===== flow/config.mk =====
export PLATFORM = sky130hd
export DESIGN_NAME = cordic_dds
export DESIGN_NICKNAME = cordic_dds
export VERILOG_FILES = /design/flow/design.v
export SDC_FILE = /design/flow/constraint.sdc
export NUM_CORES = 4
export LEC_CHECK = 0
export CAP_MARGIN = 20
export CORE_MARGIN = 2
export CORE_UTILIZATION = 70
export CTS_CLUSTER_SIZE = 37
export SLEW_MARGIN = 20

===== flow/constraint.sdc =====
create_clock -name core_clock -period 3.15 [get_ports {clk}]
set_input_delay 0.6300 -clock core_clock [delete_from_list [all_inputs] [get_ports {clk}]]
set_output_delay 0.6300 -clock core_clock [all_outputs]
set_load 0.01 [all_outputs]

===== flow/design.v =====
module cordic_dds # (
   parameter DW = 16,                
   parameter PIPE_DEPTH = 14,        
   parameter limP = 16'h4dba         
)
( 
   sin_o, cos_o, err_o,
   clk, phase_i
);
   input             clk;
   input [DW-1:0]    phase_i;        
   output [DW:0]     sin_o, cos_o;   
   output [DW:0]     err_o;          
   reg [DW:0] cos_r, sin_o_r;
   reg [DW:0] x[PIPE_DEPTH:0];
   reg [DW:0] y[PIPE_DEPTH:0];
   reg [DW:0] z[PIPE_DEPTH:0];
   reg [1:0] quadrant [PIPE_DEPTH:0];
   wire [DW:0] atan_rom[PIPE_DEPTH:0];
   assign atan_rom[0] = 8189;
   assign atan_rom[1] = 4834;
   assign atan_rom[2] = 2554;
   assign atan_rom[3] = 1296;
   assign atan_rom[4] = 650;
   assign atan_rom[5] = 325;
   assign atan_rom[6] = 162;
   assign atan_rom[7] = 81;
   assign atan_rom[8] = 40;
   assign atan_rom[9] = 20;
   assign atan_rom[10] = 10;
   assign atan_rom[11] = 5;
   assign atan_rom[12] = 2;
   assign atan_rom[13] = 1;
   assign atan_rom[14] = 0;
   always @ (posedge clk) begin  
      x[0] <= {1'b0, limP};
      y[0] <= 0;
      z[0] <= {3'b0, phase_i[DW-1-2:0]};  
   end
   always @ (posedge clk) begin  
      x[1] <= x[0] - y[0];
      y[1] <= x[0] + y[0];
      z[1] <= z[0] - atan_rom[0];  
   end
   generate
      genvar k;
      for(k=1; k<PIPE_DEPTH; k=k+1) begin
         always @ (posedge clk) begin
            if (z[k][DW]) begin  
               x[k+1] <= x[k] + {{k{y[k][DW]}},y[k][DW:k]};  
               y[k+1] <= y[k] - {{k{x[k][DW]}},x[k][DW:k]};  
               z[k+1] <= z[k] + atan_rom[k];
            end else begin
               x[k+1] <= x[k] - {{k{y[k][DW]}},y[k][DW:k]};
               y[k+1] <= y[k] + {{k{x[k][DW]}},x[k][DW:k]};
               z[k+1] <= z[k] - atan_rom[k];
            end
         end
      end
   endgenerate
   always @ (posedge clk) begin
      quadrant[0] <= phase_i[DW-1:DW-2];
   end
   generate
      genvar j;
      for(j=0; j<PIPE_DEPTH; j=j+1) begin
         always @ (posedge clk) begin
            quadrant[j+1] <= quadrant[j];
         end
      end
   endgenerate
   always @ (posedge clk)
      case(quadrant[PIPE_DEPTH])
         2'b00: begin
            cos_r <= x[PIPE_DEPTH];  
            sin_o_r <= y[PIPE_DEPTH];  
         end
         2'b01: begin
            cos_r <= ~(y[PIPE_DEPTH]) + 1'b1;  
            sin_o_r <= x[PIPE_DEPTH];  
         end
         2'b10: begin
            cos_r <= ~(x[PIPE_DEPTH]) + 1'b1;  
            sin_o_r <= ~(y[PIPE_DEPTH]) + 1'b1;  
         end
         2'b11: begin
            cos_r <= y[PIPE_DEPTH];  
            sin_o_r <= ~(x[PIPE_DEPTH]) + 1'b1;  
         end
      endcase
   assign cos_o = cos_r;
   assign sin_o = sin_o_r;
   assign err_o = z[PIPE_DEPTH];
endmodule

===== flow/run.sh =====
#!/bin/bash
# the make line also repeats each setting of config.mk as NAME=value (left out here)
make -C /OpenROAD-flow-scripts/flow DESIGN_CONFIG=/design/flow/config.mk WORK_HOME=/design/flow/orfs CLKGATE_MAP_FILE= finish

==> results of run 1 <==
-- area by class of cell --
class	count	area [sq um]
multi-input combinational	3803	28850
tap	837	1047
clock buffer	98	2107
inverter	291	1095
fill	3975	10770
antenna	1	2.502
clock inverter	42	645.6
timing repair buffer	343	2788
sequential	718	14410
-- what timing repair did --
action | in CTS | in global routing
buffers inserted | 2 | 14
resized | 19 | 221
pin swaps | 5 | 71
setup endpoints to repair | 16 | 96
hold buffers | 0 | 0
-- per-stage QoR --
step	hold slack, ns	std cells	util, %	setup TNS (ns)
2_1_floorplan	0.3096	4873	-	-0.04106
3_3_place_gp	0.3104	5976	76.47	0
3_5_place_dp	0.3121	5976	76.47	-0.3710
4_1_cts	0.2965	6118	81.08	-0.03819
5_1_grt	0.3148	6132	82.55	-1.241
6_report	0.3064	6133	82.55	-0.1007
-- layer usage --
layer	global-route usage, %	routed length [microns]	part of all wire [%]
met2	54.67	49650	50
met3	3.780	3798	3.8
met1	35.72	42820	43
met5	0	0	0
met4	11.01	3568	3.6
==> out/qor.yml, run 1 <==
grt_pass1_vias: 34090
synth.yosys.num_cells: 4873
class_of_the_tightest_hold_or_removal_check: "flop to flop"
maxSlewViolCount: 0
number_of_warnings_reported_in_the_yosys_synthesis_log: 5
status: "failed layout checks"
syn_inst: 4873
dpl_wire_length_mm: 74.88
die-area_sq_um: 64420
clock_skew_ns: 0.02817
synthDistinctLibCells: 69
number_of_search_and_repair_iterations_in_the_first_detailed_routing_pass: 5
crit_cells: 14
warnings: 38
hold_path_startpoint: "quadrant[2][0]"
worst-r2r-setup-slack_ns: -0.10
timing.final.setup_violations: 1
clk_latency_ns: 0.64
gr-total-overflow: 0
synth_adder_area_share_pct: 18.70
antenna_violations_before_repair: 1
place_worst_setup_slack_ns: -0.1166
grt_setup_unrepaired: "true"
avgSynthCellArea_sq_um: 8.964
critical_path.reg2reg.endpoint: "x[10][13]"
wl_per_cell_microns: 16.28
gr-usage-all-layers_pct: 29.91
ys_seq_elements: 718
type_of_origin_of_the_critical_path: "flop"
netlist_top_cells_area: "sky130_fd_sc_hd__dfxtp_1 (33%), sky130_fd_sc_hd__ha_1 (17%), sky130_fd_sc_hd__xnor2_1 (8.9%)"
routabilityCongestion: 0.9417
max-slew-margin-rel_pct: 54.38
postRouteWirelength_mm: 99.84
timing.hold.worst_path_depth: 0
max_cap_viol_count: 0
die-height_microns: 253.8
synth-edff-count: 0
critical_path_peak_fanout: 3
post_synth_ao_oa_area_fraction_pct: 19.32
clock_pin_slew_of_the_registers_on_the_worst_case_setup_and_hold_paths_ns: 0.06
yosys-top-cells-count: "sky130_fd_sc_hd__dfxtp_1 (718), sky130_fd_sc_hd__ha_1 (597), sky130_fd_sc_hd__a21oi_1 (495)"
worst-endpoint-required_ns: 3.72
slowest_delay_ns: 0.55
tritoncts_clock_tree: "built"
layout.failed_checks: "negative setup slack"
remaining_drc_errors: 0
critical_path.n_buffers_inverters: 1
postRouteAntennaNets: 0
yosys.area_share.xor_xnor_pct: 13.23
mappedNetlistNets: 5522
cts_buffers: 78
rr_worst_depth: 14
crit_start: "y[9][15]"
io_buffers: 67
cts_root_buf: "sky130_fd_sc_hd__clkbuf_16"
synth_area_sq_um: 43680
maximum_number_of_pins_on_one_net_before_global_route_repair: 64
cts_htree_levels: 3
max_freq_ghz: 0.3076
synth.area.mux_share_pct: 1.117
postSynth.asyncResetShare_pct: 0
ys_area_sq_um: 43680
detailroute.via_count: 35700
num_rows: 91
worstSetupEndpoint: "x[10][13]"
synth.comb.largest_family: "AND-OR/OR-AND gates"
synth_dominant_cell_count: "sky130_fd_sc_hd__dfxtp_1"
final_cell_area_sq_um: 50950
dpl-instance-area_sq_um: 47190
flow.area_growth_from_synthesis_pct: 16.62
setup.worst_path.end_class: "flop"
design.core.area_sq_um: 61710
grt_first_pass_wirelength_mm: 159.6
cp_cell_sequence: "or4_4, nor2b_4, inv_2, ha_4, a21oi_2, ha_1, a21o_1, nand2_1, o31a_1, o31ai_2, or4_4, a31o_4, a21oi_2, xnor2_1"
finalCritPeriodShare_pct: 103.2
ys_dominant_reg_cell: "sky130_fd_sc_hd__dfxtp_1"
cpLargestDelayFamily: "simple AND/OR/NAND/NOR gates"
worstPathArrival_ns: 3.82
final_net_count: 5884
synth.cellmix.simpleShare_pct: 11.70
cpMaxStageDelayCell: "sky130_fd_sc_hd__or4_4"
timing.setup.critical_path_class: "flop to flop"
final-hold-violation-count: 0
measured_slew_at_the_worst_slew_check_pin_ns: 0.6797
period_minus_slack_ns: 3.251
avgViaCountPerCell: 5.821
die_width_microns: 253.8
min_delay_worst_endpoint: "quadrant[3][0]"
synth.yosys.seq_area_share_pct: 32.90
ctsLongestPathBuffers: 3
top_cell_area_share_pct: 32.90
drt_first_iter_violations: 2169
largest_area_cell: "sky130_fd_sc_hd__dfxtp_1"
crit-reg2reg-launch: "y[9][15]"
floorplanUtilization_pct: 70.79
io_pins: 68
tritoncts_num_sinks: 718
worst_slack_ns: -0.1007
==> run 2: changes to the inputs <==
CORE_UTILIZATION = 20   (was 70)
CTS_CLUSTER_SIZE = unset   (was 37)
clock period = 6.48 ns   (was 3.15 ns; I/O delays follow)
==> run 2 against run 1 <==
Net effect:
- now clean on timing, DRC and antenna
- register-to-register slack better by 2.7 ns
- worst hold slack improved by 0.015 ns
- utilization is 59 points lower
- global-route usage fell by 22 points
- design area shrank 1.3%
- count of clock-buffer cells in the layout up 2
- cell count up 28%
- die size rose to 3.4 times the previous value
- maximum frequency fell by 17%
- first-iteration DRC count decreased by 22%
- critical path type unchanged
==> out/qor.yml, run 2 <==
worstPathArrival_ns: 4.45  # was 3.82 ns
ys_dominant_reg_cell: "sky130_fd_sc_hd__dfxtp_1"  # unchanged
maxSlewViolCount: 0  # unchanged
min_delay_worst_endpoint: "z[10][0]"  # was quadrant[3][0]
drt_first_iter_violations: 1687  # was 2169
ys_area_sq_um: 43680  # unchanged
warnings: 33  # was 38
status: "finished clean"  # was failed layout checks
maximum_number_of_pins_on_one_net_before_global_route_repair: 65  # was 64
cts_htree_levels: 3  # unchanged
yosys-top-cells-count: "sky130_fd_sc_hd__dfxtp_1 (718), sky130_fd_sc_hd__ha_1 (597), sky130_fd_sc_hd__a21oi_1 (495)"  # unchanged
gr-total-overflow: 0  # unchanged
postCtsSetupBuffers: 0  # was 2
cts_root_buf: "sky130_fd_sc_hd__clkbuf_16"  # unchanged
crit_cells: 11  # was 14
top_cell_area_share_pct: 32.90  # unchanged
cts_buffers: 73  # was 78
grt_setup_unrepaired: "false"  # was true
antennaDiodeCount: 0  # was 1
worst-endpoint-required_ns: 7.03  # was 3.72 ns
postSynth.asyncResetShare_pct: 0  # unchanged
synth-edff-count: 0  # unchanged
measured_slew_at_the_worst_slew_check_pin_ns: 0.8793  # was 0.6797 ns
timing.setup.critical_path_class: "flop to flop"  # unchanged
grt_first_pass_wirelength_mm: 158.1  # was 159.6 mm
num_rows: 171  # was 91
syn_inst: 4873  # unchanged
grt_pass1_vias: 32850  # was 34090
worstSetupEndpoint: "x[12][16]"  # was x[10][13]
avgViaCountPerCell: 4.190  # was 5.821
avgSynthCellArea_sq_um: 8.964  # unchanged
type_of_origin_of_the_critical_path: "flop"  # unchanged
max_freq_ghz: 0.2559  # was 0.3076 GHz
tritoncts_clock_tree: "built"  # unchanged
place_worst_setup_slack_ns: 2.583  # was -0.1166 ns
crit_start: "z[11][16]"  # was y[9][15]
slowest_delay_ns: 0.73  # was 0.55 ns
synth_dominant_cell_count: "sky130_fd_sc_hd__dfxtp_1"  # unchanged
clock_skew_ns: 0.02658  # was 0.02817 ns
hold_path_startpoint: "z[9][0]"  # was quadrant[2][0]
synth.area.mux_share_pct: 1.117  # unchanged
largest_area_cell: "sky130_fd_sc_hd__dfxtp_1"  # unchanged
critical_path_peak_fanout: 28  # was 3
synth.yosys.num_cells: 4873  # unchanged
dpl-instance-area_sq_um: 47790  # was 47190 sq um
detailroute.via_count: 33020  # was 35700
dpl.cell_count: 7746  # was 5976
mappedNetlistNets: 5522  # unchanged
worst-r2r-setup-slack_ns: 2.57  # was -0.10 ns
timing.final.setup_violations: 0  # was 1
finalCritPeriodShare_pct: 60.30  # was 103.2%
postRouteWirelength_mm: 94.07  # was 99.84 mm
cpMaxStageDelayCell: "sky130_fd_sc_hd__dfxtp_1"  # was sky130_fd_sc_hd__or4_4
timing.hold.worst_path_depth: 0  # unchanged
ys_seq_elements: 718  # unchanged
number_of_search_and_repair_iterations_in_the_first_detailed_routing_pass: 5  # unchanged
flow.area_growth_from_synthesis_pct: 15.07  # was 16.62%
synth_area_sq_um: 43680  # unchanged
clk_latency_ns: 0.67  # was 0.64 ns
wl_per_cell_microns: 11.94  # was 16.28 microns
ctsResizeCount: 0  # was 19
postRouteAntennaNets: 0  # unchanged
cpLargestDelayFamily: "simple AND/OR/NAND/NOR gates"  # unchanged
die_width_microns: 471.4  # was 253.8 microns
synth.yosys.seq_area_share_pct: 32.90  # unchanged
synth_adder_area_share_pct: 18.70  # unchanged
io_buffers: 67  # unchanged
routabilityCongestion: 0.8490  # was 0.9417
fin_tns_setup_ns: 0  # was -0.1007 ns
sequential_cell_area_sq_um: 14380  # was 14410 sq um
die-area_sq_um: 222200  # was 64420 sq um
fin_util_pct: 23.15  # was 82.55%
synthDistinctLibCells: 69  # unchanged
synth.cellmix.simpleShare_pct: 11.70  # unchanged
netlist_top_cells_area: "sky130_fd_sc_hd__dfxtp_1 (33%), sky130_fd_sc_hd__ha_1 (17%), sky130_fd_sc_hd__xnor2_1 (8.9%)"  # unchanged
antenna_violations_before_repair: 0  # was 1
post_synth_ao_oa_area_fraction_pct: 19.32  # unchanged
gr-usage-all-layers_pct: 8.321  # was 29.91%
rr_worst_depth: 11  # was 14
setup.worst_path.end_class: "flop"  # unchanged
max-slew-margin-rel_pct: 41.32  # was 54.38%
io_pins: 68  # unchanged
hold_buffers: 0  # unchanged
critical_path.n_buffers_inverters: 1  # unchanged
max_cap_viol_count: 0  # unchanged
clock_pin_slew_of_the_registers_on_the_worst_case_setup_and_hold_paths_ns: 0.06  # about the same
tritoncts_num_sinks: 718  # unchanged
final-hold-violation-count: 0  # unchanged
design.core.area_sq_um: 217200  # was 61710 sq um
class_of_the_tightest_hold_or_removal_check: "flop to flop"  # unchanged
combGateArea_sq_um: 27990  # was 28850 sq um
final_net_count: 5616  # was 5884
crit-reg2reg-launch: "z[11][16]"  # was y[9][15]
yosys.area_share.xor_xnor_pct: 13.23  # unchanged
die-height_microns: 471.4  # was 253.8 microns
critical_path.reg2reg.endpoint: "x[12][16]"  # was x[10][13]
final_cell_area_sq_um: 50270  # was 50950 sq um
whs_ns: 0.3211  # was 0.3064 ns
period_minus_slack_ns: 3.907  # was 3.251 ns
cp_cell_sequence: "inv_1, nor2_1, a21oi_1, ha_1, or2_2, nor4_1, o21ai_0, a31oi_1, o21ai_0, a21oi_1, xnor2_1"  # was or4_4, nor2b_4, inv_2, ha_4, a21oi_2, ha_1, a21o_1, nand2_1, o31a_1, o31ai_2, or4_4, a31o_4, a21oi_2, xnor2_1
floorplanUtilization_pct: 20.12  # was 70.79%
dpl_wire_length_mm: 75.01  # was 74.88 mm
ctsLongestPathBuffers: 3  # unchanged
remaining_drc_errors: 0  # unchanged
synth.comb.largest_family: "AND-OR/OR-AND gates"  # unchanged
worst_slack_ns: 2.573  # was -0.1007 ns
num-fill-cells: 23300  # was 3975
number_of_warnings_reported_in_the_yosys_synthesis_log: 5  # unchanged
stdcell_count: 7880  # was 6133
==> run 2: area by class of cell <==
class | instances | share of cell area (%)
Multi-Input combinational cell | 3803 | 55.68
Sequential cell | 718 | 28.60
Clock inverter | 34 | 0.8836
Clock buffer | 100 | 4.035
Timing Repair Buffer | 80 | 1.528
Tap cell | 2854 | 7.104
Inverter | 291 | 2.173
==> run 2: routing by layer <==
metal | GRT usage, % | wire length [microns] | vias up
li1 | - | - | 17410
met1 | 10.31 | 44530 | 14910
met2 | 14.42 | 43440 | 534
met3 | 1.454 | 3279 | 167
met4 | 2.870 | 2815 | 0
met5 | 0 | 0 | -
==> run 3: changes to the inputs <==
ABC_AREA = 0   (was unset)
CAP_MARGIN = 0   (was 20)
CELL_PAD_IN_SITES_GLOBAL_PLACEMENT = 3   (was unset)
CORE_ASPECT_RATIO = 1.11   (was unset)
CORE_MARGIN = 8   (was 2)
CORE_UTILIZATION = 39   (was 20)
CTS_CLUSTER_DIAMETER = 131   (was unset)
GPL_ROUTABILITY_DRIVEN = 0   (was unset)
GPL_TIMING_DRIVEN = 0   (was unset)
MAX_ROUTING_LAYER = met4   (was unset)
SETUP_SLACK_MARGIN = 0.58   (was unset)
TNS_END_PERCENT = 75   (was unset)
clock period = 5.0 ns   (was 6.48 ns; I/O delays follow)
==> run 3 against run 2 <==
Net effect:
- still clean on timing, DRC and antenna
- sequential cell count unchanged
- maximum frequency down 5.6%
==> out/qor.yml, run 3 <==
synth.cellmix.simpleShare_pct: 11.70  # unchanged
synthDistinctLibCells: 69  # unchanged
cts_htree_levels: 3  # unchanged
cpLargestDelayFamily: "AND-OR/OR-AND gates"  # was simple AND/OR/NAND/NOR gates
worst-r2r-setup-slack_ns: 0.86  # was 2.57 ns
avgSynthCellArea_sq_um: 8.964  # unchanged
synth.yosys.num_cells: 4873  # unchanged
clock_skew_ns: 0.03193  # was 0.02658 ns
rr_worst_depth: 12  # was 11
synth.comb.largest_family: "AND-OR/OR-AND gates"  # unchanged
mappedNetlistNets: 5522  # unchanged
fin_tns_setup_ns: 0  # unchanged
die-height_microns: 368.6  # was 471.4 microns
whs_ns: 0.3227  # was 0.3211 ns
measured_slew_at_the_worst_slew_check_pin_ns: 1.072  # was 0.8793 ns
drt_first_iter_violations: 1295  # was 1687
wl_per_cell_microns: 16.61  # was 11.94 microns
die-area_sq_um: 123000  # was 222200 sq um
warnings: 37  # was 33
synth.yosys.seq_area_share_pct: 32.90  # unchanged
top_cell_area_share_pct: 32.90  # unchanged
syn_inst: 4873  # unchanged
crit-reg2reg-launch: "x[4][4]"  # was z[11][16]
max-slew-margin-rel_pct: 27.88  # was 41.32%
final_net_count: 5679  # was 5616
type_of_origin_of_the_critical_path: "flop"  # unchanged
ys_dominant_reg_cell: "sky130_fd_sc_hd__dfxtp_1"  # unchanged
maximum_number_of_pins_on_one_net_before_global_route_repair: 25  # was 65
io_buffers: 67  # unchanged
period_minus_slack_ns: 4.141  # was 3.907 ns
yosys.area_share.xor_xnor_pct: 13.23  # unchanged
status: "finished clean"  # unchanged
finalCritPeriodShare_pct: 82.82  # was 60.30%
largest_area_cell: "sky130_fd_sc_hd__dfxtp_1"  # unchanged
hold_path_startpoint: "quadrant[10][0]"  # was z[9][0]
floorplanUtilization_pct: 39.28  # was 20.12%
remaining_drc_errors: 0  # unchanged
worstSetupEndpoint: "y[5][16]"  # was x[12][16]
design.core.area_sq_um: 111200  # was 217200 sq um
gr-usage-all-layers_pct: 18.07  # was 8.321%
tritoncts_clock_tree: "built"  # unchanged
tritoncts_num_sinks: 718  # unchanged
max_freq_ghz: 0.2415  # was 0.2559 GHz
flow.area_growth_from_synthesis_pct: 12.40  # was 15.07%
antennaDiodeCount: 0  # unchanged
worstPathArrival_ns: 4.71  # was 4.45 ns
max_cap_viol_count: 0  # unchanged
setup.worst_path.end_class: "flop"  # unchanged
ys_area_sq_um: 43680  # unchanged
number_of_warnings_reported_in_the_yosys_synthesis_log: 5  # unchanged
synth_adder_area_share_pct: 18.70  # unchanged
timing.setup.critical_path_class: "flop to flop"  # unchanged
grt_pass1_vias: 33260  # was 32850
cpMaxStageDelayCell: "sky130_fd_sc_hd__nor4_1"  # was sky130_fd_sc_hd__dfxtp_1
cp_cell_sequence: "nor4_1, a21oi_1, xnor2_1, ha_1, a21o_1, a2111o_1, a31oi_1, o21ai_1, a21o_1, and4_4, o32a_1, xnor2_1"  # was inv_1, nor2_1, a21oi_1, ha_1, or2_2, nor4_1, o21ai_0, a31oi_1, o21ai_0, a21oi_1, xnor2_1
crit_cells: 12  # was 11
postSynth.asyncResetShare_pct: 0  # unchanged
number_of_search_and_repair_iterations_in_the_first_detailed_routing_pass: 5  # unchanged
met3_length_mm: 3.053  # was 3.279 mm
antenna_violations_before_repair: 0  # unchanged
critical_path.reg2reg.endpoint: "y[5][16]"  # was x[12][16]
critical_path_peak_fanout: 5  # was 28
grt_setup_unrepaired: "true"  # was false
netlist_top_cells_area: "sky130_fd_sc_hd__dfxtp_1 (33%), sky130_fd_sc_hd__ha_1 (17%), sky130_fd_sc_hd__xnor2_1 (8.9%)"  # unchanged
met1_length_mm: 49.23  # was 44.53 mm
topRoutingLayerUsed: "met4"  # unchanged
ys_seq_elements: 718  # unchanged
postRouteAntennaNets: 0  # unchanged
slowest_delay_ns: 0.92  # was 0.73 ns
maxSlewViolCount: 0  # unchanged
hold_buffers: 0  # unchanged
route.met2.wl_mm: 53.67  # was 43.44 mm
critical_path.n_buffers_inverters: 0  # was 1
avgViaCountPerCell: 5.030  # was 4.190
cts_root_buf: "sky130_fd_sc_hd__clkbuf_16"  # unchanged
final-hold-violation-count: 0  # unchanged
timing.hold.worst_path_depth: 0  # unchanged
synth_dominant_cell_count: "sky130_fd_sc_hd__dfxtp_1"  # unchanged
class_of_the_tightest_hold_or_removal_check: "flop to flop"  # unchanged
dpl_wire_length_mm: 87.26  # was 75.01 mm
synth-edff-count: 0  # unchanged
fin_util_pct: 44.15  # was 23.15%
num_rows: 129  # was 171
min_delay_worst_endpoint: "quadrant[11][0]"  # was z[10][0]
die_width_microns: 333.7  # was 471.4 microns
clk_latency_ns: 0.68  # was 0.67 ns
worst-endpoint-required_ns: 5.57  # was 7.03 ns
gr-total-overflow: 0  # unchanged
post_synth_ao_oa_area_fraction_pct: 19.32  # unchanged
timing.final.setup_violations: 0  # unchanged
yosys-top-cells-count: "sky130_fd_sc_hd__dfxtp_1 (718), sky130_fd_sc_hd__ha_1 (597), sky130_fd_sc_hd__a21oi_1 (495)"  # unchanged
clock_pin_slew_of_the_registers_on_the_worst_case_setup_and_hold_paths_ns: 0.06  # about the same
cts_buffers: 85  # was 73
ctsLongestPathBuffers: 3  # unchanged
grt_first_pass_wirelength_mm: 177.0  # was 158.1 mm
postRouteWirelength_mm: 108.6  # was 94.07 mm
synth_area_sq_um: 43680  # unchanged
detailroute.via_count: 32880  # was 33020
io_pins: 68  # unchanged
crit_start: "x[4][4]"  # was z[11][16]
synth.area.mux_share_pct: 1.117  # unchanged
## run 3: what timing repair did
item / 4_1_cts / 5_1_grt
setup buffers: 0 / 3
pin swaps: 0 / 0
resized: 3 / 14
setup endpoints to repair: 5 / 17
## run 3: cell type report
| type | count | area (sq um) |
|---|---|---|
| flip-flops and latches | 718 | 14380 |
| multi-input cells | 3803 | 28010 |
| fillers | 11120 | 62110 |
| repair buffers | 70 | 693.2 |
| inverters | 291 | 1100 |
| plain buffers | 61 | 239.0 |
| clock buffers | 109 | 2307 |
| well taps | 1441 | 1803 |
| clock inverters | 44 | 573.1 |
## run 3: metal layers
metal / global-route usage (%) / vias to the layer above
met5: - / -
met3: 2.234 / 139
met1: 21.38 / 14850
met2: 32.14 / 304
met4: 5.072 / 0
li1: - / 17590
## run 3: metrics by stage
step	area [sq um]	setup slack (ns)	cells
finish	49100	0.8591	6537
detailed placement	46160	0.2200	6381
floorplan	43680	1.498	4873
global placement	46160	0.1665	6381
global route	49100	0.5549	6537
CTS	49040	0.5783	6534
==> run 4: changes to the inputs <==
ABC_AREA = 1   (was 0)
CAP_MARGIN = 35   (was 0)
CELL_PAD_IN_SITES_DETAIL_PLACEMENT = 1   (was unset)
CELL_PAD_IN_SITES_GLOBAL_PLACEMENT = 1   (was 3)
CORE_MARGIN = 3   (was 8)
CORE_UTILIZATION = 40   (was 39)
CTS_CLUSTER_DIAMETER = unset   (was 131)
GPL_TIMING_DRIVEN = 1   (was 0)
HOLD_SLACK_MARGIN = 0.22   (was unset)
MIN_ROUTING_LAYER = met1   (was unset)
PLACE_DENSITY_LB_ADDON = 0.21   (was unset)
SETUP_SLACK_MARGIN = 0.53   (was 0.58)
SLEW_MARGIN = 30   (was 20)
TNS_END_PERCENT = unset   (was 75)
clock period = 3.65 ns   (was 5.0 ns; I/O delays follow)
==> run 4 against run 3 <==
Net effect:
- still clean
- cell count is 43% higher
- count of clock-buffer cells in the layout grew 3
- global-route usage is 5.2 points higher
- sequential cell count unchanged
- clock skew increased by 0.0085 ns
- area after synthesis is 17% higher
- critical path type unchanged
- largest cell class unchanged
==> out/qor.yml, run 4 <==
synth.cellmix.simpleShare_pct: 29.65  # was 11.70%
gr-total-overflow: 0  # unchanged
synth.yosys.seq_area_share_pct: 28.05  # was 32.90%
maximum_number_of_pins_on_one_net_before_global_route_repair: 33  # was 25
dpl_wire_length_mm: 126.4  # was 87.26 mm
flow.area_growth_from_synthesis_pct: 11.37  # was 12.40%
avgSynthCellArea_sq_um: 6.840  # was 8.964 sq um
postRouteAntennaNets: 0  # unchanged
tritoncts_num_sinks: 718  # unchanged
timing.hold.worst_path_depth: 0  # unchanged
top_cell_area_share_pct: 28.05  # was 32.90%
worst-r2r-setup-slack_ns: 0.81  # was 0.86 ns
critical_path.reg2reg.endpoint: "x[11][8]"  # was y[5][16]
die-height_microns: 383.1  # was 368.6 microns
synth_adder_area_share_pct: 15.94  # was 18.70%
crit_cells: 15  # was 12
finalCritPeriodShare_pct: 77.78  # was 82.82%
antenna_violations_before_repair: 0  # unchanged
worst-endpoint-required_ns: 4.20  # was 5.57 ns
post_synth_ao_oa_area_fraction_pct: 11.06  # was 19.32%
antennaDiodeCount: 0  # unchanged
hold_buffers: 0  # unchanged
floorplanUtilization_pct: 40.51  # was 39.28%
synth.comb.largest_family: "simple AND/OR/NAND/NOR gates"  # was AND-OR/OR-AND gates
ys_seq_elements: 718  # unchanged
die_width_microns: 345.7  # was 333.7 microns
grt_pass1_vias: 50210  # was 33260
measured_slew_at_the_worst_slew_check_pin_ns: 0.7823  # was 1.072 ns
io_pins: 68  # unchanged
class_of_the_tightest_hold_or_removal_check: "flop to flop"  # unchanged
max_cap_viol_count: 0  # unchanged
sequential_cell_area_sq_um: 14380  # about the same
combGateArea_sq_um: 33210  # was 28010 sq um
max-slew-margin-rel_pct: 47.79  # was 27.88%
max_freq_ghz: 0.3523  # was 0.2415 GHz
worstPathArrival_ns: 3.39  # was 4.71 ns
timing.final.setup_violations: 0  # unchanged
cts_htree_levels: 3  # unchanged
type_of_origin_of_the_critical_path: "flop"  # unchanged
tritoncts_clock_tree: "built"  # unchanged
critical_path_peak_fanout: 4  # was 5
cp_common_cell: "sky130_fd_sc_hd__nand2_1"
postSynth.asyncResetShare_pct: 0  # unchanged
hold_path_startpoint: "z[3][0]"  # was quadrant[10][0]
rr_worst_depth: 15  # was 12
syn_inst: 7492  # was 4873
gr-usage-all-layers_pct: 23.32  # was 18.07%
cpLargestDelayFamily: "simple AND/OR/NAND/NOR gates"  # was AND-OR/OR-AND gates
synthDistinctLibCells: 49  # was 69
number_of_warnings_reported_in_the_yosys_synthesis_log: 5  # unchanged
design.core.area_sq_um: 126500  # was 111200 sq um
place_worst_setup_slack_ns: 0.6658  # was 0.2200 ns
detailroute.via_count: 47960  # was 32880
maxSlewViolCount: 0  # unchanged
postRouteWirelength_mm: 151.6  # was 108.6 mm
cts_buffers: 86  # was 85
ctsLongestPathBuffers: 3  # unchanged
num_rows: 137  # was 129
final-hold-violation-count: 0  # unchanged
largest_area_cell: "sky130_fd_sc_hd__dfxtp_1"  # unchanged
cp_cell_sequence: "inv_1, ha_1, nand2_1, nor2_1, nand3_1, ha_1, nand2_1, nand2_1, inv_1, ha_1, nand2_1, nor2_1, nand3_1, nand2_1, xor2_1"  # was nor4_1, a21oi_1, xnor2_1, ha_1, a21o_1, a2111o_1, a31oi_1, o21ai_1, a21o_1, and4_4, o32a_1, xnor2_1
netlist_top_cells_area: "sky130_fd_sc_hd__dfxtp_1 (28%), sky130_fd_sc_hd__nand2_1 (16%), sky130_fd_sc_hd__ha_1 (15%)"  # was sky130_fd_sc_hd__dfxtp_1 (33%), sky130_fd_sc_hd__ha_1 (17%), sky130_fd_sc_hd__xnor2_1 (8.9%)
synth.area.mux_share_pct: 0  # was 1.117%
mappedNetlistNets: 8141  # was 5522
clk_latency_ns: 0.70  # was 0.68 ns
final_net_count: 8277  # was 5679
status: "finished clean"  # unchanged
yosys-top-cells-count: "sky130_fd_sc_hd__nand2_1 (2133), sky130_fd_sc_hd__inv_1 (908), sky130_fd_sc_hd__dfxtp_1 (718)"  # was sky130_fd_sc_hd__dfxtp_1 (718), sky130_fd_sc_hd__ha_1 (597), sky130_fd_sc_hd__a21oi_1 (495)
wl_per_cell_microns: 16.19  # was 16.61 microns
slowest_delay_ns: 0.38  # was 0.92 ns
remaining_drc_errors: 0  # unchanged
clock_pin_slew_of_the_registers_on_the_worst_case_setup_and_hold_paths_ns: 0.06  # about the same
crit-reg2reg-launch: "y[10][10]"  # was x[4][4]
drt_first_iter_violations: 1696  # was 1295
grt_setup_unrepaired: "true"  # unchanged
num-fill-cells: 16320  # was 11120
synth.yosys.num_cells: 7492  # was 4873
clock_skew_ns: 0.04046  # was 0.03193 ns
fin_tns_setup_ns: 0  # unchanged
die-area_sq_um: 132500  # was 123000 sq um
io_buffers: 67  # unchanged
grt_first_pass_wirelength_mm: 251.1  # was 177.0 mm
cts_root_buf: "sky130_fd_sc_hd__clkbuf_16"  # unchanged
worstSetupEndpoint: "x[11][8]"  # was y[5][16]
whs_ns: 0.3232  # was 0.3227 ns
synth_area_sq_um: 51250  # was 43680 sq um
crit_start: "y[10][10]"  # was x[4][4]
cpMaxStageDelayCell: "sky130_fd_sc_hd__xor2_1"  # was sky130_fd_sc_hd__nor4_1
warnings: 34  # was 37
ys_area_sq_um: 51250  # was 43680 sq um
synth_dominant_cell_count: "sky130_fd_sc_hd__nand2_1"  # was sky130_fd_sc_hd__dfxtp_1
setup.worst_path.end_class: "flop"  # unchanged
ys_dominant_reg_cell: "sky130_fd_sc_hd__dfxtp_1"  # unchanged
worst_slack_ns: 0.8112  # was 0.8591 ns
min_delay_worst_endpoint: "z[4][0]"  # was quadrant[11][0]
timing.setup.critical_path_class: "flop to flop"  # unchanged
yosys.area_share.xor_xnor_pct: 8.101  # was 13.23%
number_of_search_and_repair_iterations_in_the_first_detailed_routing_pass: 5  # unchanged
synth-edff-count: 0  # unchanged
avgViaCountPerCell: 5.121  # was 5.030
critical_path.n_buffers_inverters: 2  # was 0
period_minus_slack_ns: 2.839  # was 4.141 ns
-- run 4: area by class of cell --
class	count	area share, %
well taps	1668	3.657
repair buffers	93	1.543
inverters	916	6.040
repair inverters	1	0.008769
multi-input cells	5812	58.18
clock buffers	112	4.242
flip-flops and latches	718	25.19
clock inverters	46	1.138
-- run 4: per-layer routing --
metal	vias up	part of all wire (%)	wire length, microns	GRT usage [%]
met5	-	0	0	-
met4	0	2.3	3436	5.896
met3	207	2.3	3520	2.040
met2	477	51	77730	43.54
met1	22710	44	66930	26.77
li1	24570	-	-	-
-- run 4: stage by stage --
step	instance area, sq um	util, %	cells
global route	57070	45.11	9366
floorplan	51250	-	7492
detailed placement	53950	42.65	9206
CTS	57020	45.08	9364
finish	57070	45.11	9366
global placement	53940	42.64	9205
-- run 4: repair_timing --
action,CTS,global route
endpoints found under the setup margin,0,17
setup buffers,0,0
gates resized,0,7
endpoints found under the hold margin,0,0
==> run 5: changes to the inputs <==
ABC_AREA = unset   (was 1)
CAP_MARGIN = 20   (was 35)
CELL_PAD_IN_SITES_DETAIL_PLACEMENT = 2   (was 1)
CELL_PAD_IN_SITES_GLOBAL_PLACEMENT = unset   (was 1)
CORE_ASPECT_RATIO = unset   (was 1.11)
CORE_MARGIN = 2   (was 3)
CORE_UTILIZATION = 28   (was 40)
CTS_CLUSTER_SIZE = 86   (was unset)
GPL_TIMING_DRIVEN = unset   (was 1)
HOLD_SLACK_MARGIN = unset   (was 0.22)
MAX_ROUTING_LAYER = unset   (was met4)
MIN_ROUTING_LAYER = unset   (was met1)
PLACE_DENSITY_LB_ADDON = 0.14   (was 0.21)
SETUP_SLACK_MARGIN = unset   (was 0.53)
SLEW_MARGIN = 35   (was 30)
clock period = 2.83 ns   (was 3.65 ns; I/O delays follow)
==> run 5 against run 4 <==
Net effect:
- the layout now fails its checks (negative setup slack)
- highest routed layer unchanged
- critical endpoint is now x[10][13]
- maximum frequency shrank 18%
- cell count down 13%
- synthesized cell count down 35%
- count of clock-buffer cells in the layout grew 5
- worst setup slack got worse by 1.4 ns
==> out/qor.yml, run 5 <==
status: "failed layout checks"  # was finished clean
layout.failed_checks: "negative setup slack"
io_buffers: 67  # unchanged
yosys.area_share.xor_xnor_pct: 13.23  # was 8.101%
yosys-top-cells-count: "sky130_fd_sc_hd__dfxtp_1 (718), sky130_fd_sc_hd__ha_1 (597), sky130_fd_sc_hd__a21oi_1 (495)"  # was sky130_fd_sc_hd__nand2_1 (2133), sky130_fd_sc_hd__inv_1 (908), sky130_fd_sc_hd__dfxtp_1 (718)
tritoncts_num_sinks: 718  # unchanged
die-height_microns: 399.0  # was 383.1 microns
die_width_microns: 399.0  # was 345.7 microns
avgViaCountPerCell: 4.968  # was 5.121
synth.area.mux_share_pct: 1.117  # was 0%
number_of_search_and_repair_iterations_in_the_first_detailed_routing_pass: 5  # unchanged
hold_path_startpoint: "quadrant[13][1]"  # was z[3][0]
synth.cellmix.simpleShare_pct: 11.70  # was 29.65%
dpl_wire_length_mm: 111.1  # was 126.4 mm
maximum_number_of_pins_on_one_net_before_global_route_repair: 64  # was 33
finalCritPeriodShare_pct: 121.7  # was 77.78%
type_of_origin_of_the_critical_path: "flop"  # unchanged
synth_area_sq_um: 43680  # was 51250 sq um
worstSetupEndpoint: "x[10][13]"  # was x[11][8]
floorplanUtilization_pct: 28.26  # was 40.51%
drt_first_iter_violations: 1239  # was 1696
design.core.area_sq_um: 154600  # was 126500 sq um
dpl-instance-area_sq_um: 53350  # was 53950 sq um
whs_ns: 0.2891  # was 0.3232 ns
io_pins: 68  # unchanged
max_freq_ghz: 0.2904  # was 0.3523 GHz
cts_root_buf: "sky130_fd_sc_hd__clkbuf_16"  # unchanged
netlist_top_cells_area: "sky130_fd_sc_hd__dfxtp_1 (33%), sky130_fd_sc_hd__ha_1 (17%), sky130_fd_sc_hd__xnor2_1 (8.9%)"  # was sky130_fd_sc_hd__dfxtp_1 (28%), sky130_fd_sc_hd__nand2_1 (16%), sky130_fd_sc_hd__ha_1 (15%)
timing.hold.worst_path_depth: 0  # unchanged
largest_area_cell: "sky130_fd_sc_hd__dfxtp_1"  # unchanged
wl_per_cell_microns: 20.55  # was 16.19 microns
die-area_sq_um: 159200  # was 132500 sq um
top_cell_area_share_pct: 32.90  # was 28.05%
gr-usage-all-layers_pct: 18.11  # was 23.32%
class_of_the_tightest_hold_or_removal_check: "flop to flop"  # unchanged
crit_start: "y[9][10]"  # was y[10][10]
crit_cells: 14  # was 15
post_synth_ao_oa_area_fraction_pct: 19.32  # was 11.06%
flow.area_growth_from_synthesis_pct: 43.93  # was 11.37%
max_cap_viol_count: 0  # unchanged
cts_htree_levels: 3  # unchanged
cp_common_cell: "sky130_fd_sc_hd__ha_4"  # was sky130_fd_sc_hd__nand2_1
synth.comb.largest_family: "AND-OR/OR-AND gates"  # was simple AND/OR/NAND/NOR gates
clock_skew_ns: 0.03612  # was 0.04046 ns
synthDistinctLibCells: 69  # was 49
max-slew-margin-rel_pct: 52.80  # was 47.79%
avgSynthCellArea_sq_um: 8.964  # was 6.840 sq um
cpMaxStageDelayCell: "sky130_fd_sc_hd__nor3_1"  # was sky130_fd_sc_hd__xor2_1
worst-r2r-setup-slack_ns: -0.61  # was 0.81 ns
final_net_count: 6638  # was 8277
ys_seq_elements: 718  # unchanged
cts_buffers: 89  # was 86
remaining_drc_errors: 0  # unchanged
final-hold-violation-count: 0  # unchanged
worst_slack_ns: -0.6141  # was 0.8112 ns
grt_setup_unrepaired: "true"  # unchanged
measured_slew_at_the_worst_slew_check_pin_ns: 0.7033  # was 0.7823 ns
clk_latency_ns: 0.71  # was 0.70 ns
gr-total-overflow: 0  # unchanged
worstPathArrival_ns: 4.06  # was 3.39 ns
syn_inst: 4873  # was 7492
min_delay_worst_endpoint: "quadrant[14][1]"  # was z[4][0]
clock_pin_slew_of_the_registers_on_the_worst_case_setup_and_hold_paths_ns: 0.06  # about the same
ys_area_sq_um: 43680  # was 51250 sq um
synth-edff-count: 0  # unchanged
hold_buffers: 0  # unchanged
worst-endpoint-required_ns: 3.44  # was 4.20 ns
detailroute.via_count: 40290  # was 47960
timing.final.setup_violations: 87  # was 0
period_minus_slack_ns: 3.444  # was 2.839 ns
postRouteAntennaNets: 0  # unchanged
cp_cell_sequence: "nor3_1, nor2b_4, inv_2, ha_4, a21oi_4, ha_4, a21o_1, nand2_1, o31a_1, o31ai_4, or4_4, a31o_4, a21oi_2, xnor2_1"  # was inv_1, ha_1, nand2_1, nor2_1, nand3_1, ha_1, nand2_1, nand2_1, inv_1, ha_1, nand2_1, nor2_1, nand3_1, nand2_1, xor2_1
slowest_delay_ns: 0.49  # was 0.38 ns
setup.worst_path.end_class: "flop"  # unchanged
ctsLongestPathBuffers: 3  # unchanged
postRouteWirelength_mm: 166.7  # was 151.6 mm
warnings: 36  # was 34
critical_path.n_buffers_inverters: 1  # was 2
cpLargestDelayFamily: "simple AND/OR/NAND/NOR gates"  # unchanged
maxSlewViolCount: 0  # unchanged
grt_first_pass_wirelength_mm: 235.3  # was 251.1 mm
synth_dominant_cell_count: "sky130_fd_sc_hd__dfxtp_1"  # was sky130_fd_sc_hd__nand2_1
num-fill-cells: 16460  # was 16320
postSynth.asyncResetShare_pct: 0  # unchanged
crit-reg2reg-launch: "y[9][10]"  # was y[10][10]
final_cell_area_sq_um: 62880  # was 57070 sq um
ys_dominant_reg_cell: "sky130_fd_sc_hd__dfxtp_1"  # unchanged
mappedNetlistNets: 5522  # was 8141
antenna_violations_before_repair: 2  # was 0
synth_adder_area_share_pct: 18.70  # was 15.94%
critical_path_peak_fanout: 4  # unchanged
grt_pass1_vias: 44250  # was 50210
num_rows: 144  # was 137
timing.setup.critical_path_class: "flop to flop"  # unchanged
number_of_warnings_reported_in_the_yosys_synthesis_log: 5  # unchanged
critical_path.reg2reg.endpoint: "x[10][13]"  # was x[11][8]
tritoncts_clock_tree: "built"  # unchanged
synth.yosys.seq_area_share_pct: 32.90  # was 28.05%
rr_worst_depth: 14  # was 15
synth.yosys.num_cells: 4873  # was 7492
[run 5: final cells by class]
cell class | instances | area, sq um | area share (%)
antenna | 1 | 2.502 | 0.003980
multi-input combinational | 3803 | 32940 | 52.40
clock inverter | 49 | 525.5 | 0.8358
inverter | 291 | 1126 | 1.791
clock buffer | 117 | 2504 | 3.982
timing repair buffer | 1086 | 8692 | 13.82
sequential | 718 | 14520 | 23.10
tap | 2044 | 2557 | 4.067
[run 5: per-layer routing]
| layer | GRT usage (%) | wire [microns] | vias up |
|---|---|---|---|
| met4 | 4.155 | 5609 | 0 |
| met2 | 35.63 | 90740 | 480 |
| met1 | 20.53 | 66840 | 20020 |
| li1 | - | - | 19470 |
| met5 | 0 | 0 | - |
| met3 | 2.028 | 3483 | 312 |
[run 5: timing repair]
| action | 4_1_cts | 5_1_grt |
|---|---|---|
| pin swaps | 288 | 496 |
| setup endpoints to repair | 179 | 201 |
| resized | 481 | 709 |
| setup buffers | 90 | 137 |
[run 5: per-stage QoR]
stage          std cells  TNS [ns]  setup WS [ns]  util [%]
3_3_place_gp        7753    -18.28        -0.4541     34.51
6_report            8109    -13.84        -0.6141     40.67
3_5_place_dp        7753    -31.05        -0.5367     34.51
4_1_cts             8005    -6.284        -0.4622     38.13
2_1_floorplan       4873   -0.8911        -0.3010         -
5_1_grt             8108    -26.95        -0.6426     40.67
==> run 6: changes to the inputs <==
CELL_PAD_IN_SITES_DETAIL_PLACEMENT = unset   (was 2)
CORE_UTILIZATION = 59   (was 28)
CTS_CLUSTER_SIZE = unset   (was 86)
GPL_ROUTABILITY_DRIVEN = unset   (was 0)
PLACE_DENSITY_LB_ADDON = unset   (was 0.14)
SLEW_MARGIN = 20   (was 35)
clock period = 2.84 ns   (was 2.83 ns; I/O delays follow)
==> run 6 against run 5 <==
Net effect:
- the layout still fails its checks (negative setup slack)
- synthesized cell count stayed put
- maximum frequency is 8.1% higher
- non-clock buffer count is 219 lower
- count of clock-buffer cells in the layout is 11 lower
- critical path depth is 2 higher
- worst hold slack better by 0.032 ns
- design area is 8.5% lower
- sequential share of layout area is 2.1 points higher
- register-to-register slack better by 0.27 ns
- die size is 52% lower
- worst setup slack better by 0.27 ns
- sequential cell count stayed put
- critical path type unchanged
==> out/qor.yml, run 6 <==
mappedNetlistNets: 5522  # unchanged
io_buffers: 67  # unchanged
tritoncts_num_sinks: 718  # unchanged
cts_htree_levels: 3  # unchanged
syn_inst: 4873  # unchanged
min_delay_worst_endpoint: "quadrant[4][1]"  # was quadrant[14][1]
dpl.cell_count: 6531  # was 7753
design.core.area_sq_um: 73080  # was 154600 sq um
gr-total-overflow: 0  # unchanged
hold_buffers: 0  # unchanged
top_cell_area_share_pct: 32.90  # unchanged
timing.hold.worst_path_depth: 0  # unchanged
die-area_sq_um: 76230  # was 159200 sq um
stdcell_count: 6778  # was 8109
hold_path_startpoint: "quadrant[3][1]"  # was quadrant[13][1]
synth.yosys.seq_area_share_pct: 32.90  # unchanged
die-height_microns: 276.1  # was 399.0 microns
wl_per_cell_microns: 15.89  # was 20.55 microns
antennaDiodeCount: 0  # was 1
synthDistinctLibCells: 69  # unchanged
yosys.area_share.xor_xnor_pct: 13.23  # unchanged
antenna_violations_before_repair: 0  # was 2
synth_area_sq_um: 43680  # unchanged
num_rows: 99  # was 144
final_net_count: 6409  # was 6638
max_freq_ghz: 0.3138  # was 0.2904 GHz
finalCritPeriodShare_pct: 112.2  # was 121.7%
grt.busiest_layer: "met2"  # unchanged
ys_dominant_reg_cell: "sky130_fd_sc_hd__dfxtp_1"  # unchanged
synth.comb.largest_family: "AND-OR/OR-AND gates"  # unchanged
avgViaCountPerCell: 5.512  # was 4.968
remaining_drc_errors: 0  # unchanged
clk_latency_ns: 0.64  # was 0.71 ns
avgSynthCellArea_sq_um: 8.964  # unchanged
cpLargestDelayFamily: "simple AND/OR/NAND/NOR gates"  # unchanged
ctsLongestPathBuffers: 3  # unchanged
combGateArea_sq_um: 31090  # was 32940 sq um
crit_cells: 16  # was 14
synth.area.mux_share_pct: 1.117  # unchanged
number_of_warnings_reported_in_the_yosys_synthesis_log: 5  # unchanged
synth_adder_area_share_pct: 18.70  # unchanged
warnings: 38  # was 36
setup.worst_path.end_class: "flop"  # unchanged
detailroute.via_count: 37360  # was 40290
grtUsageMet2_pct: 49.78  # was 35.63%
floorplanUtilization_pct: 59.77  # was 28.26%
critical_path.reg2reg.endpoint: "x[10][14]"  # was x[10][13]
cp_common_cell: "sky130_fd_sc_hd__ha_4"  # unchanged
worst_slack_ns: -0.3466  # was -0.6141 ns
layout.failed_checks: "negative setup slack"  # unchanged
period_minus_slack_ns: 3.187  # was 3.444 ns
ys_area_sq_um: 43680  # unchanged
timing.setup.critical_path_class: "flop to flop"  # unchanged
drt_first_iter_violations: 1692  # was 1239
cp_cell_sequence: "or4_4, nor2b_4, inv_2, ha_4, a21oi_4, ha_4, a21o_1, buf_4, nor3_2, o21ai_1, nand2_1, buf_6, o211ai_1, a21oi_1, o21bai_1, xor2_1"  # was nor3_1, nor2b_4, inv_2, ha_4, a21oi_4, ha_4, a21o_1, nand2_1, o31a_1, o31ai_4, or4_4, a31o_4, a21oi_2, xnor2_1
max_cap_viol_count: 0  # unchanged
die_width_microns: 276.1  # was 399.0 microns
maxSlewViolCount: 0  # unchanged
worstPathArrival_ns: 3.75  # was 4.06 ns
rr_worst_depth: 16  # was 14
grt_first_pass_wirelength_mm: 171.1  # was 235.3 mm
largest_area_cell: "sky130_fd_sc_hd__dfxtp_1"  # unchanged
type_of_origin_of_the_critical_path: "flop"  # unchanged
cpMaxStageDelayCell: "sky130_fd_sc_hd__or4_4"  # was sky130_fd_sc_hd__nor3_1
slowest_delay_ns: 0.57  # was 0.49 ns
cts_root_buf: "sky130_fd_sc_hd__clkbuf_16"  # unchanged
clock_skew_ns: 0.01823  # was 0.03612 ns
groute.layer.met1.usage_pct: 31.72  # was 20.53%
post_synth_ao_oa_area_fraction_pct: 19.32  # unchanged
tritoncts_clock_tree: "built"  # unchanged
status: "failed layout checks"  # unchanged
netlist_top_cells_area: "sky130_fd_sc_hd__dfxtp_1 (33%), sky130_fd_sc_hd__ha_1 (17%), sky130_fd_sc_hd__xnor2_1 (8.9%)"  # unchanged
place_worst_setup_slack_ns: -0.4151  # was -0.5367 ns
grt_pass1_vias: 36080  # was 44250
clock_pin_slew_of_the_registers_on_the_worst_case_setup_and_hold_paths_ns: 0.06  # about the same
flow.area_growth_from_synthesis_pct: 31.72  # was 43.93%
gr-usage-met3_pct: 3.211  # was 2.028%
maximum_number_of_pins_on_one_net_before_global_route_repair: 64  # unchanged
worstSetupEndpoint: "x[10][14]"  # was x[10][13]
ys_seq_elements: 718  # unchanged
gr-usage-all-layers_pct: 26.58  # was 18.11%
synth_dominant_cell_count: "sky130_fd_sc_hd__dfxtp_1"  # unchanged
postRouteWirelength_mm: 107.7  # was 166.7 mm
worst-endpoint-required_ns: 3.41  # was 3.44 ns
max-slew-margin-rel_pct: 60.55  # was 52.80%
timing.final.setup_violations: 26  # was 87
worst-r2r-setup-slack_ns: -0.35  # was -0.61 ns
synth.yosys.num_cells: 4873  # unchanged
cts_buffers: 79  # was 89
crit_start: "y[9][12]"  # was y[9][10]
class_of_the_tightest_hold_or_removal_check: "flop to flop"  # unchanged
crit-reg2reg-launch: "y[9][12]"  # was y[9][10]
io_pins: 68  # unchanged
num-fill-cells: 5122  # was 16460
yosys-top-cells-count: "sky130_fd_sc_hd__dfxtp_1 (718), sky130_fd_sc_hd__ha_1 (597), sky130_fd_sc_hd__a21oi_1 (495)"  # unchanged
sequential_cell_area_sq_um: 14490  # was 14520 sq um
postSynth.asyncResetShare_pct: 0  # unchanged
final-hold-violation-count: 0  # unchanged
critical_path_peak_fanout: 2  # was 4
synth.cellmix.simpleShare_pct: 11.70  # unchanged
measured_slew_at_the_worst_slew_check_pin_ns: 0.5909  # was 0.7033 ns
grt_setup_unrepaired: "true"  # unchanged
whs_ns: 0.3207  # was 0.2891 ns
dpl_wire_length_mm: 79.96  # was 111.1 mm
number_of_search_and_repair_iterations_in_the_first_detailed_routing_pass: 16  # was 5
synth-edff-count: 0  # unchanged
routabilityCongestion: 0.9046
critical_path.n_buffers_inverters: 3  # was 1
postRouteAntennaNets: 0  # unchanged
## run 6: per-layer routing
metal / part of all wire, % / vias up
met5: 0 / -
met4: 3.1 / 0
met3: 3.1 / 227
met2: 51 / 598
met1: 43 / 17510
li1: - / 19020
## run 6: final cells by class
class	instances	area share, %
inverter	291	1.940
multi-input combinational	3803	54.03
clock buffer	106	3.873
tap	959	2.085
sequential	718	25.19
clock inverter	34	0.9133
timing repair buffer	867	11.97
## run 6: through the flow
stage | area [sq um] | TNS, ns | util, %
floorplan | 44060 | -0.8342 | -
global placement | 50910 | -9.303 | 69.66
detailed placement | 50910 | -12.02 | 69.66
CTS | 54860 | -4.313 | 75.06
global route | 57540 | -9.558 | 78.73
finish | 57540 | -3.119 | 78.73
## run 6: what timing repair did
action	CTS	global route
buffers inserted	41	74
setup endpoints to repair	120	173
cloned	0	1
pin swaps	159	372
hold endpoints to repair	0	0
resized	231	529
==> run 7: changes to the inputs <==
ABC_AREA = 1   (was unset)
CORE_UTILIZATION = 71   (was 59)
CTS_CLUSTER_DIAMETER = 232   (was unset)
CTS_CLUSTER_SIZE = 23   (was unset)
GPL_ROUTABILITY_DRIVEN = 1   (was unset)
GPL_TIMING_DRIVEN = 1   (was unset)
PLACE_DENSITY_LB_ADDON = 0.26   (was unset)
SETUP_SLACK_MARGIN = -0.07   (was unset)
TNS_END_PERCENT = 10   (was unset)
clock period = 2.33 ns   (was 2.84 ns; I/O delays follow)
==> run 7 against run 6 <==
Net effect:
- the layout still fails its checks (negative setup slack)
- sequential cell count did not move
- critical path depth up 1
- sequential share of layout area is 1.3 points lower
- design area rose by 5.4%
- area after synthesis rose by 17%
- largest cell class unchanged
- highest routed layer unchanged
==> out/qor.yml, run 7 <==
status: "failed layout checks"  # unchanged
layout.failed_checks: "negative setup slack"  # unchanged
maximum_number_of_pins_on_one_net_before_global_route_repair: 33  # was 64
avgViaCountPerCell: 5.832  # was 5.512
worst_slack_ns: -0.2159  # was -0.3466 ns
top_cell_area_share_pct: 28.05  # was 32.90%
ys_seq_elements: 718  # unchanged
grt_first_pass_wirelength_mm: 222.8  # was 171.1 mm
dpl-instance-area_sq_um: 56170  # was 50910 sq um
cp_cell_sequence: "inv_2, buf_4, nand3_4, nor2_4, buf_4, nand2_1, nand2_1, xor2_2, ha_4, a21oi_4, nor2_2, nor2_2, nand2_2, nand2_2, nand2_1, nand2_1, nand2_1"  # was or4_4, nor2b_4, inv_2, ha_4, a21oi_4, ha_4, a21o_1, buf_4, nor3_2, o21ai_1, nand2_1, buf_6, o211ai_1, a21oi_1, o21bai_1, xor2_1
finalCritPeriodShare_pct: 109.3  # was 112.2%
syn_inst: 7492  # was 4873
clock_pin_slew_of_the_registers_on_the_worst_case_setup_and_hold_paths_ns: 0.10  # was 0.06 ns
cts_root_buf: "sky130_fd_sc_hd__clkbuf_16"  # unchanged
netlist_top_cells_area: "sky130_fd_sc_hd__dfxtp_1 (28%), sky130_fd_sc_hd__nand2_1 (16%), sky130_fd_sc_hd__ha_1 (15%)"  # was sky130_fd_sc_hd__dfxtp_1 (33%), sky130_fd_sc_hd__ha_1 (17%), sky130_fd_sc_hd__xnor2_1 (8.9%)
synth_area_sq_um: 51250  # was 43680 sq um
timing.hold.worst_path_depth: 1  # was 0
ctsLongestPathBuffers: 3  # unchanged
synth_adder_area_share_pct: 15.94  # was 18.70%
timing.final.setup_violations: 77  # was 26
clock_skew_ns: 0.02818  # was 0.01823 ns
crit_start: "y[10][10]"  # was y[9][12]
final_cell_area_sq_um: 60670  # was 57540 sq um
tritoncts_clock_tree: "built"  # unchanged
worstSetupEndpoint: "x[11][16]"  # was x[10][14]
cp_common_cell: "sky130_fd_sc_hd__nand2_1"  # was sky130_fd_sc_hd__ha_4
critical_path_peak_fanout: 4  # was 2
final_net_count: 8659  # was 6409
hold_buffers: 0  # unchanged
flow.area_growth_from_synthesis_pct: 18.39  # was 31.72%
wl_per_cell_microns: 16.27  # was 15.89 microns
antennaDiodeCount: 0  # unchanged
crit_cells: 17  # was 16
die-height_microns: 272.7  # was 276.1 microns
clk_latency_ns: 0.62  # was 0.64 ns
cts_buffers: 37  # was 79
antenna_violations_before_repair: 0  # unchanged
dpl_wire_length_mm: 108.1  # was 79.96 mm
synth.comb.largest_family: "simple AND/OR/NAND/NOR gates"  # was AND-OR/OR-AND gates
period_minus_slack_ns: 2.546  # was 3.187 ns
io_buffers: 67  # unchanged
die_width_microns: 272.7  # was 276.1 microns
postRouteWirelength_mm: 145.8  # was 107.7 mm
min_delay_worst_endpoint: "z[0][0]"  # was quadrant[4][1]
yosys.area_share.xor_xnor_pct: 8.101  # was 13.23%
num_rows: 98  # was 99
critical_path.n_buffers_inverters: 3  # unchanged
timing.setup.critical_path_class: "flop to flop"  # unchanged
gr-total-overflow: 0  # unchanged
synth.yosys.num_cells: 7492  # was 4873
synth-edff-count: 0  # unchanged
synth.yosys.seq_area_share_pct: 28.05  # was 32.90%
gr-usage-all-layers_pct: 35.47  # was 26.58%
avgSynthCellArea_sq_um: 6.840  # was 8.964 sq um
grt_setup_unrepaired: "true"  # unchanged
max_freq_ghz: 0.3928  # was 0.3138 GHz
type_of_origin_of_the_critical_path: "flop"  # unchanged
worstPathArrival_ns: 3.04  # was 3.75 ns
largest_area_cell: "sky130_fd_sc_hd__dfxtp_1"  # unchanged
place_worst_setup_slack_ns: -0.2923  # was -0.4151 ns
cpMaxStageDelayCell: "sky130_fd_sc_hd__dfxtp_2"  # was sky130_fd_sc_hd__or4_4
maxSlewViolCount: 0  # unchanged
worst-r2r-setup-slack_ns: -0.22  # was -0.35 ns
ys_dominant_reg_cell: "sky130_fd_sc_hd__dfxtp_1"  # unchanged
worst-endpoint-required_ns: 2.83  # was 3.41 ns
number_of_warnings_reported_in_the_yosys_synthesis_log: 5  # unchanged
class_of_the_tightest_hold_or_removal_check: "input port to flop"  # was flop to flop
cpLargestDelayFamily: "simple AND/OR/NAND/NOR gates"  # unchanged
design.core.area_sq_um: 71490  # was 73080 sq um
post_synth_ao_oa_area_fraction_pct: 11.06  # was 19.32%
max-slew-margin-rel_pct: 63.35  # was 60.55%
max_cap_viol_count: 0  # unchanged
remaining_drc_errors: 0  # unchanged
crit-reg2reg-launch: "y[10][10]"  # was y[9][12]
rr_worst_depth: 17  # was 16
grt_pass1_vias: 48560  # was 36080
critical_path.reg2reg.endpoint: "x[11][16]"  # was x[10][14]
synth.cellmix.simpleShare_pct: 29.65  # was 11.70%
floorplanUtilization_pct: 71.69  # was 59.77%
ys_area_sq_um: 51250  # was 43680 sq um
measured_slew_at_the_worst_slew_check_pin_ns: 0.5491  # was 0.5909 ns
synth_dominant_cell_count: "sky130_fd_sc_hd__nand2_1"  # was sky130_fd_sc_hd__dfxtp_1
final-hold-violation-count: 0  # unchanged
yosys-top-cells-count: "sky130_fd_sc_hd__nand2_1 (2133), sky130_fd_sc_hd__inv_1 (908), sky130_fd_sc_hd__dfxtp_1 (718)"  # was sky130_fd_sc_hd__dfxtp_1 (718), sky130_fd_sc_hd__ha_1 (597), sky130_fd_sc_hd__a21oi_1 (495)
whs_ns: 0.2780  # was 0.3207 ns
hold_path_startpoint: "phase_i[0]"  # was quadrant[3][1]
routabilityCongestion: 1.004  # was 0.9046
die-area_sq_um: 74340  # was 76230 sq um
postRouteAntennaNets: 0  # unchanged
io_pins: 68  # unchanged
mappedNetlistNets: 8141  # was 5522
warnings: 35  # was 38
synth.area.mux_share_pct: 0  # was 1.117%
synthDistinctLibCells: 49  # was 69
num-fill-cells: 4426  # was 5122
slowest_delay_ns: 0.34  # was 0.57 ns
tritoncts_num_sinks: 718  # unchanged
number_of_search_and_repair_iterations_in_the_first_detailed_routing_pass: 6  # was 16
cts_htree_levels: 2  # was 3
setup.worst_path.end_class: "flop"  # unchanged
detailroute.via_count: 52260  # was 37360
postSynth.asyncResetShare_pct: 0  # unchanged
drt_first_iter_violations: 4371  # was 1692
-- run 7: final cells by class --
cell class	count	area (sq um)	area share [%]
Clock buffer	37	925.9	1.526
Clock inverter	4	61.31	0.1011
Tap cell	950	1189	1.959
Sequential cell	718	14470	23.84
Inverter	916	3465	5.711
Timing Repair Buffer	525	4265	7.030
Multi-Input combinational cell	5812	36300	59.83
-- run 7: metrics by stage --
step	setup TNS, ns	instances	utilization, %
finish	-5.062	8962	84.87
floorplan	0	7492	-
CTS	-5.806	8929	80.58
detailed placement	-12.97	8885	78.57
global placement	-5.021	8885	78.57
global route	-26.05	8962	84.87
-- run 7: timing repair --
action                     in CTS  in global routing
cloned                          0                  0
buffers inserted                3                 34
gates resized                 104                751
setup endpoints to repair     116                223
pin swaps                      21                237
-- run 7: layer usage --
layer | vias to the layer above | wire [microns] | global-route usage, %
met3 | 590 | 9175 | 3.831
met2 | 2308 | 72110 | 64.69
met1 | 24050 | 57210 | 41.53
met4 | 0 | 7308 | 16.48
li1 | 25320 | - | -
met5 | - | 0 | 0
